## DOUBLY_PIPELINE
module DOUBLY_PIPELINE(clk,xi,yi,r,ang,xf,yf);
input signed[15:0] xi,yi;
input clk;
output reg signed [15:0] r,ang;
output reg signed [15:0] xf,yf;
 wire signed [15:0] ri,angi;
 wire  signed [15:0] xfi,yfi;
wire  signed [15:0] g1,g2,g3,g4,g5,g6,g7,g8;
ROTATING x1(clk,xi,yi,g1,g2,g3,g4,g5,g6,g7,g8,xfi,yfi);     
VECTORING x2(clk,xi,yi,g1,g2,g3,g4,g5,g6,g7,g8,ri,angi);  
always @(*)
begin 
xf<=xfi;
yf<=yfi;  
r<=ri;
ang<=angi;
end
endmodule
For scale: about 750 flip-flops, ~97 I/O pins, roughly 72000 µm² of cells after synthesis.
clock: 20.3 ns
lec_check: 0
abc_area: 1
cap_margin: 20
core_margin: 2
core_utilization: 51
cts_cluster_diameter: 260
gpl_timing_driven: 0
max_routing_layer: met5
place_density_lb_addon: 0.01
setup_slack_margin: 1.84
slew_margin: 20
run.sh (not shown) runs the stock make flow with config.mk's settings and CLKGATE_MAP_FILE=.
The starting point produced a clean layout.
Change:
ABC_AREA = unset   (was 1)
CORE_UTILIZATION = 61   (was 51)
CTS_CLUSTER_DIAMETER = unset   (was 260)
GPL_TIMING_DRIVEN = unset   (was 0)
MAX_ROUTING_LAYER = unset   (was met5)
PLACE_DENSITY_LB_ADDON = unset   (was 0.01)
SETUP_SLACK_MARGIN = unset   (was 1.84)
clock period = 12.1 ns   (was 20.3 ns; I/O delays follow)
What happened: The changed run finished with negative setup slack left; core utilization rises by 27 points; synthesized area went up by a few percent; cell count came out higher by a few percent; non-clock buffer count increases by 1807; worst hold slack gains 0.013 ns; clock skew hardly moves; final area increases by a quarter to a third; sequential share of layout area went down by 3.9 points; sequential cell count is unchanged; fmax fell slightly; routed wire length went up by well over a third.
Change:
CORE_UTILIZATION = 47   (was 61)
clock period = 22.5 ns   (was 12.1 ns; I/O delays follow)
Effect: The changed run went through all stages and came out clean; area after synthesis is unchanged; final area is lower by 19%; routed wire length is lower by 18%; fmax is lower by about 20%; final cell count is lower by about 11%.
Change:
CAP_MARGIN = 10   (was 20)
CORE_UTILIZATION = 72   (was 47)
CTS_CLUSTER_DIAMETER = 133   (was unset)
CTS_CLUSTER_SIZE = 57   (was unset)
HOLD_SLACK_MARGIN = -0.1   (was unset)
clock period = 12.1 ns   (was 22.5 ns; I/O delays follow)
Now the flow stopped in 5_1_grt with GRT-0116.
Die size is lower by a quarter to a third.
Area after synthesis is unchanged.
Synthesized cell count is unchanged.


Starting RTL as in the previous note.
Design DOUBLY_PIPELINE, start of the top module:
module DOUBLY_PIPELINE(clk,xi,yi,r,ang,xf,yf);
input signed[15:0] xi,yi;
input clk;
output reg signed [15:0] r,ang;
output reg signed [15:0] xf,yf;
 wire signed [15:0] ri,angi;
 wire  signed [15:0] xfi,yfi;
wire  signed [15:0] g1,g2,g3,g4,g5,g6,g7,g8;
ROTATING x1(clk,xi,yi,g1,g2,g3,g4,g5,g6,g7,g8,xfi,yfi);     
VECTORING x2(clk,xi,yi,g1,g2,g3,g4,g5,g6,g7,g8,ri,angi);  
always @(*)
begin 
xf<=xfi;
yf<=yfi;  
r<=ri;
ang<=angi;
end
endmodule
make LEC_CHECK=0 CAP_MARGIN=20 CORE_MARGIN=2 CORE_UTILIZATION=40 SLEW_MARGIN=20 finish   # period 25.0 ns
Then changed:
ABC_AREA = 1   (was unset)
CORE_UTILIZATION = 72   (was 40)
CTS_CLUSTER_SIZE = 31   (was unset)
PLACE_DENSITY = 0.64   (was unset)
SETUP_SLACK_MARGIN = 3.76   (was unset)
clock period = 12.8 ns   (was 25.0 ns; I/O delays follow)
After rerunning:
- The new run failed in global routing
- synthesized cell count came out higher by roughly a tenth
- synthesized area came out lower by a few percent
- die size went down by well over a third
Then changed:
CAP_MARGIN = 35   (was 20)
CORE_UTILIZATION = 71   (was 72)
CTS_CLUSTER_DIAMETER = 221   (was unset)
CTS_CLUSTER_SIZE = 16   (was 31)
GPL_ROUTABILITY_DRIVEN = 0   (was unset)
GPL_TIMING_DRIVEN = 1   (was unset)
PLACE_DENSITY = unset   (was 0.64)
SETUP_SLACK_MARGIN = unset   (was 3.76)
clock period = 15.0 ns   (was 12.8 ns; I/O delays follow)
What happened:
- This time the run completed, yet does not pass: negative setup slack
- area after synthesis is unchanged
- synthesized cell count stays the same
- die area grows by 1.4%
Then changed:
ABC_AREA = unset   (was 1)
CAP_MARGIN = 20   (was 35)
CORE_ASPECT_RATIO = 0.5   (was unset)
CORE_UTILIZATION = 72   (was 71)
CTS_CLUSTER_DIAMETER = unset   (was 221)
CTS_CLUSTER_SIZE = unset   (was 16)
GPL_ROUTABILITY_DRIVEN = unset   (was 0)
GPL_TIMING_DRIVEN = unset   (was 1)
HOLD_SLACK_MARGIN = -0.06   (was unset)
clock period = 16.9 ns   (was 15.0 ns; I/O delays follow)
Effect:
- With this change the flow produced a layout that fails on max-capacitance violations, max-slew violations, negative setup slack
- synthesized cell count came out lower by 9.7%
- utilization came out higher by 5.7 points
- wire length came out higher by 31%
- synthesized area came out higher by 2.8%
Then changed:
CORE_ASPECT_RATIO = 1.62   (was 0.5)
HOLD_SLACK_MARGIN = unset   (was -0.06)
TNS_END_PERCENT = 5   (was unset)
- The changed run did not get past global routing
- synthesized area stays the same
- die area barely changes
- synthesized cell count stays the same
Then changed:
CORE_ASPECT_RATIO = unset   (was 1.62)
CORE_UTILIZATION = 66   (was 72)
TNS_END_PERCENT = unset   (was 5)
Now the flow finished but failed the layout checks on negative setup slack.
Area after synthesis stays the same.
Die size rises by 8.9%.
Synthesized cell count is unchanged.


DOUBLY_PIPELINE again, from the RTL that the note above started with.
clock: 12.1 ns
lec_check: 0
cap_margin: 10
core_margin: 2
core_utilization: 72
cts_cluster_size: 57
hold_slack_margin: -0.1
setup_slack_margin: 1.53
slew_margin: 20
The baseline stopped in global routing (5_1_grt).
Change:
--- a/flow/config.mk
+++ b/flow/config.mk
@@ -8 +8 @@
-export CAP_MARGIN = 10
+export CAP_MARGIN = 0
@@ -10,4 +10 @@
-export CORE_UTILIZATION = 72
-export CTS_CLUSTER_SIZE = 57
-export HOLD_SLACK_MARGIN = -0.1
-export SETUP_SLACK_MARGIN = 1.53
+export CORE_UTILIZATION = 68
==> flow/constraint.sdc (replaced) <==
create_clock -name core_clock -period 14.2 [get_ports {clk}]
set_input_delay 2.8400 -clock core_clock [delete_from_list [all_inputs] [get_ports {clk}]]
set_output_delay 2.8400 -clock core_clock [all_outputs]
set_load 0.01 [all_outputs]
The changed run did not get past global routing (5_1_grt) (GRT-0232).
Synthesized area is unchanged.
Die size is higher by a few percent.
Synthesized cell count is unchanged.
Change:
--- a/flow/config.mk
+++ b/flow/config.mk
@@ -8 +8,2 @@
-export CAP_MARGIN = 0
+export ABC_AREA = 1
+export CAP_MARGIN = 15
@@ -10 +11,5 @@
-export CORE_UTILIZATION = 68
+export CORE_UTILIZATION = 71
+export CTS_CLUSTER_DIAMETER = 221
+export CTS_CLUSTER_SIZE = 16
+export GPL_ROUTABILITY_DRIVEN = 0
+export GPL_TIMING_DRIVEN = 1
==> flow/constraint.sdc (replaced) <==
create_clock -name core_clock -period 13.0 [get_ports {clk}]
set_input_delay 2.6000 -clock core_clock [delete_from_list [all_inputs] [get_ports {clk}]]
set_output_delay 2.6000 -clock core_clock [all_outputs]
set_load 0.01 [all_outputs]
What happened: The new run aborted during global routing (5_1_grt) (GRT-0232). Synthesized cell count grows by 11%. Area after synthesis shrinks by 2.8%. Die area shrinks by 6.8%.
Change:
--- a/flow/config.mk
+++ b/flow/config.mk
@@ -9 +9 @@
-export CAP_MARGIN = 15
+export CAP_MARGIN = 10
@@ -13,2 +13,2 @@
-export CTS_CLUSTER_SIZE = 16
-export GPL_ROUTABILITY_DRIVEN = 0
+export CTS_CLUSTER_SIZE = 80
+export GPL_ROUTABILITY_DRIVEN = 1
@@ -15,0 +16,2 @@
+export PLACE_DENSITY = 0.67
+export SETUP_SLACK_MARGIN = 4.62
==> flow/constraint.sdc (replaced) <==
create_clock -name core_clock -period 15.5 [get_ports {clk}]
set_input_delay 3.1000 -clock core_clock [delete_from_list [all_inputs] [get_ports {clk}]]
set_output_delay 3.1000 -clock core_clock [all_outputs]
set_load 0.01 [all_outputs]
Result: The changed run failed in global routing (5_1_grt). Area after synthesis stays the same. Die area does not change. Synthesized cell count is unchanged.


The RTL this note starts from:
==> flow/design.v <==
module DOUBLY_PIPELINE(clk,xi,yi,r,ang,xf,yf);
input signed[15:0] xi,yi;
input clk;
output reg signed [15:0] r,ang;
output reg signed [15:0] xf,yf;
 wire signed [15:0] ri,angi;
 wire  signed [15:0] xfi,yfi;
wire  signed [15:0] g1,g2,g3,g4,g5,g6,g7,g8;
ROTATING x1(clk,xi,yi,g1,g2,g3,g4,g5,g6,g7,g8,xfi,yfi);     
VECTORING x2(clk,xi,yi,g1,g2,g3,g4,g5,g6,g7,g8,ri,angi);  
always @(*)
begin 
xf<=xfi;
yf<=yfi;  
r<=ri;
ang<=angi;
end
endmodule
module ROTATING(clk,xi,yi,a1,a2,a3,a4,a5,a6,a7,a8,xf,yf);
input signed[15:0] xi,yi;
input   signed [15:0] a1,a2,a3,a4,a5,a6,a7,a8;
input clk;
output reg  signed [15:0] xf,yf;
reg  signed [15:0] x1,x2,x3,x4,x5,x6,x7,x8;
reg  signed [15:0] y1,y2,y3,y4,y5,y6,y7,y8;
wire signed [15:0] angle45,angle26,angle14,angle7,angle3_5,angle1_79,angle0_89,angle0_44;
reg  signed [15:0] angle_i [8:0];  
wire signed [15:0] s = 16'd607;
assign angle45 = 16'd4500;
assign angle26 = 16'd2657;
assign angle14 = 16'd1404;
assign angle7 = 16'd713;
assign angle3_5 = 16'd358;
assign angle1_79 = 16'd179;
assign angle0_89 = 16'd89;
assign angle0_44 = 16'd44;
always @(posedge clk)
begin  
    angle_i[0] <= angle45 ;
	    x1<= xi + yi;   
		y1<= yi - xi;
	   if (angle_i[0] > a2)
		begin 
		x2<= x1 - (y1>>>1);  
		y2<= y1 + (x1>>>1); 
		angle_i[1] <= angle_i[0] - angle26 ; 
		end 
	   else
		begin 
		x2<= x1+(y1>>>1); 
		y2<= y1-(x1>>>1);
	    angle_i[1] <= angle_i[0] + angle26 ;  
	   end
	 if (angle_i[1] > a3)
	    begin 
		 angle_i[2] <= angle_i[1] - angle14 ;  
		  x3<= x2 - (y2>>>2); 
		  y3<= y2 +(x2>>>2);
		end 
		else 
		begin 
	      angle_i[2] <= angle_i[1] + angle14 ;  
		  x3<= x2+(y2>>>2); 
		  y3<= y2-(x2>>>2);
		end 
	if (angle_i[2] > a4)
	    begin 
		  angle_i[3] <= angle_i[2] - angle7 ;  
		  x4<= x3 - (y3>>>3); 
		  y4<= y3 +(x3>>>3);
		 end 
		else 
		begin 
	     angle_i[3] <= angle_i[2] + angle7 ;  
		  x4<= x3+(y3>>>3); 
		  y4<= y3-(x3>>>3);
		end 
		if (angle_i[3] > a5)
	    begin 
			angle_i[4] <= angle_i[3] - angle3_5 ;  
			x5<= x4 - (y4>>>4); 
			y5<= y4 + (x4>>>4);
		 end 
		else 
		begin
			angle_i[4] <= angle_i[3] + angle3_5 ;  
			x5<= x4+(y4>>>4); 
			y5<= y4-(x4>>>4);
		end 
	   if (angle_i[4] > a6)
	    begin 
			angle_i[5] <= angle_i[4] - angle1_79 ;  
			x6<= x5 - (y5>>>5); 
			y6<= y5 +(x5>>>5);
		end
		else 
		begin 
	       angle_i[5] <= angle_i[4] + angle1_79 ;  
		   x6<= x5+(y5>>>5); 
		   y6<= y5-(x5>>>5);
		end 
		if (angle_i[5] > a7)
	    begin 
			angle_i[6] <= angle_i[5] - angle0_89 ;  
			x7<= x6 - (y6>>>6); 
			y7<= y6 +(x6>>>6);
		end
		else 
		begin 
			angle_i[6] <= angle_i[5] + angle0_89;  
			x7<= x6+(y6>>>6); 
			y7<= y6-(x6>>>6);
		end 
		if (angle_i[6] > a8)
	     begin 
			angle_i[7] <= angle_i[6] - angle0_44 ;  
			x8<= x7 - (y7>>>7); 
			y8<= y7 +(x7>>>7);
		 end 
		 else 
         begin 	     
			angle_i[7] <= angle_i[6] + angle0_44 ;  
			x8<= x7+(y7>>>7); 
			y8<= y7-(x7>>>7);
		 end  
      xf <=  (s*x8)/1000 ;
      yf <=  (s*y8)/1000 ;	  
end 
endmodule
module VECTORING(clk,a0,b0,ang1,ang2,ang3,ang4,ang5,ang6,ang7,ang8,r,ang);
input signed[15:0]a0,b0;
input clk;
  output reg signed [15:0]r,ang;  
  output reg signed[15:0] ang1,ang2,ang3,ang4,ang5,ang6,ang7,ang8;  
  reg signed [15:0] a1,a2,a3,a4,a5,a6,a7,a8;
  reg signed [15:0] b1,b2,b3,b4,b5,b6,b7,b8;
  reg signed[15:0] angle_x1,angle_x2,angle_x3,angle_x4,angle_x5,angle_x6,angle_x7,angle_x8;
wire signed [15:0] v = 16'd0607;
wire [15:0] angle_c0 = 16'd4500;
wire [15:0] angle_c1 = 16'd2657;
wire [15:0] angle_c2 = 16'd1404;
wire [15:0] angle_c3 = 16'd713;
wire [15:0] angle_c4 = 16'd358;
wire [15:0] angle_c5 = 16'd179;
wire [15:0] angle_c6 = 16'd089;
wire [15:0] angle_c7 = 16'd044; 
  always @ (posedge clk)
   begin
      a1<=a0+b0;
      b1<=b0-a0;
      angle_x1 <= angle_c0;
	  ang1 <= angle_x1;
    if(b1 < 0)  
   begin
      a2<= a1 - (b1>>>1);
      b2<= b1 + (a1>>>1);
     angle_x2<=angle_x1-angle_c1;
	   ang2<= angle_x2;
     end
    else
   begin
      a2<=a1+(b1>>>1);
      b2<=b1-(a1>>>1);
      angle_x2<=angle_x1+angle_c1;
	  ang2<= angle_x2;
    end
     if(b2<0)
	begin
     a3<=a2-(b2>>>2);
     b3<=b2+(a2>>>2);
     angle_x3<=angle_x2-angle_c2;
	  ang3<= angle_x3;
     end
  	else
  	begin
      a3<=a2+(b2>>>2);
      b3<=b2-(a2>>>2);
      angle_x3<=angle_x2+angle_c2;
	  ang3<= angle_x3;
	end
     if(b3<0)
	begin
     a4<=a3-(b3>>>3);
     b4<=b3+(a3>>>3);
     angle_x4<=angle_x3-angle_c3;
	 ang4<=angle_x4;
     end
  	else
  	begin
      a4<=a3+(b3>>>3);
      b4<=b3-(a3>>>3);
     angle_x4<=angle_x3+angle_c3;
	 ang4<=angle_x4;
	end
     if(b4<0)
	begin
     a5<=a4-(b4>>>4);
     b5<=b4+(a4>>>4);
      angle_x5<=angle_x4-angle_c4;
	   ang5<=angle_x5;
     end
  	else
  	begin
      a5<=a4+(b4>>>4);
      b5<=b4-(a4>>>4);
      angle_x5<=angle_x4+angle_c4;
	   ang5<=angle_x5;
	end
     if(b5<0)
	begin
     a6<=a5-(b5>>>5);
     b6<=b5+(a5>>>5);
    angle_x6<=angle_x5-angle_c5;
	 ang6<=angle_x6;
     end
  	else
  	begin
      a6<=a5+(b5>>>5);
      b6<=b5-(a5>>>5);
      angle_x6<=angle_x5+angle_c5;
	  ang6<=angle_x6;
	end
     if(b6<0)
	begin
     a7<=a6-(b6>>>6);
     b7<=b6+(a6>>>6);
     angle_x7<=angle_x6-angle_c6;
	 ang7<=angle_x7;
     end
  	else
  	begin
     a7<=a6+(b6>>>6);
     b7<=b6-(a6>>>6);
      angle_x7<=angle_x6+angle_c6;
	  ang7<=angle_x7;
 	 end
     if(b7<0)
	begin
      a8<=a7-(b7>>>7);
      b8<=b7+(a7>>>7);
      angle_x8<=angle_x7-angle_c7;
	  ang8<=angle_x8;
     end
  	else
      begin
      a8<=a7+(b7>>>7);
      b8<=b7-(a7>>>7);
       angle_x8<=angle_x7-angle_c7;
	   ang8<=angle_x8;
     end
r<=v*a8/1000;
ang<=angle_x8;
end
endmodule
Settings: LEC_CHECK=0, CAP_MARGIN=20, CORE_MARGIN=2, CORE_UTILIZATION=72, SLEW_MARGIN=20; clock period 16.4 ns.
The starting point stopped in global routing.
Rerun with:
Settings changed: CORE_UTILIZATION 72 to 40.
Clock period 16.4 ns to 22.5 ns, I/O delays scaled along.
The changed run produced a clean layout.
Synthesized cell count does not change.
Die area increases by well over a third.
Synthesized area stays the same.
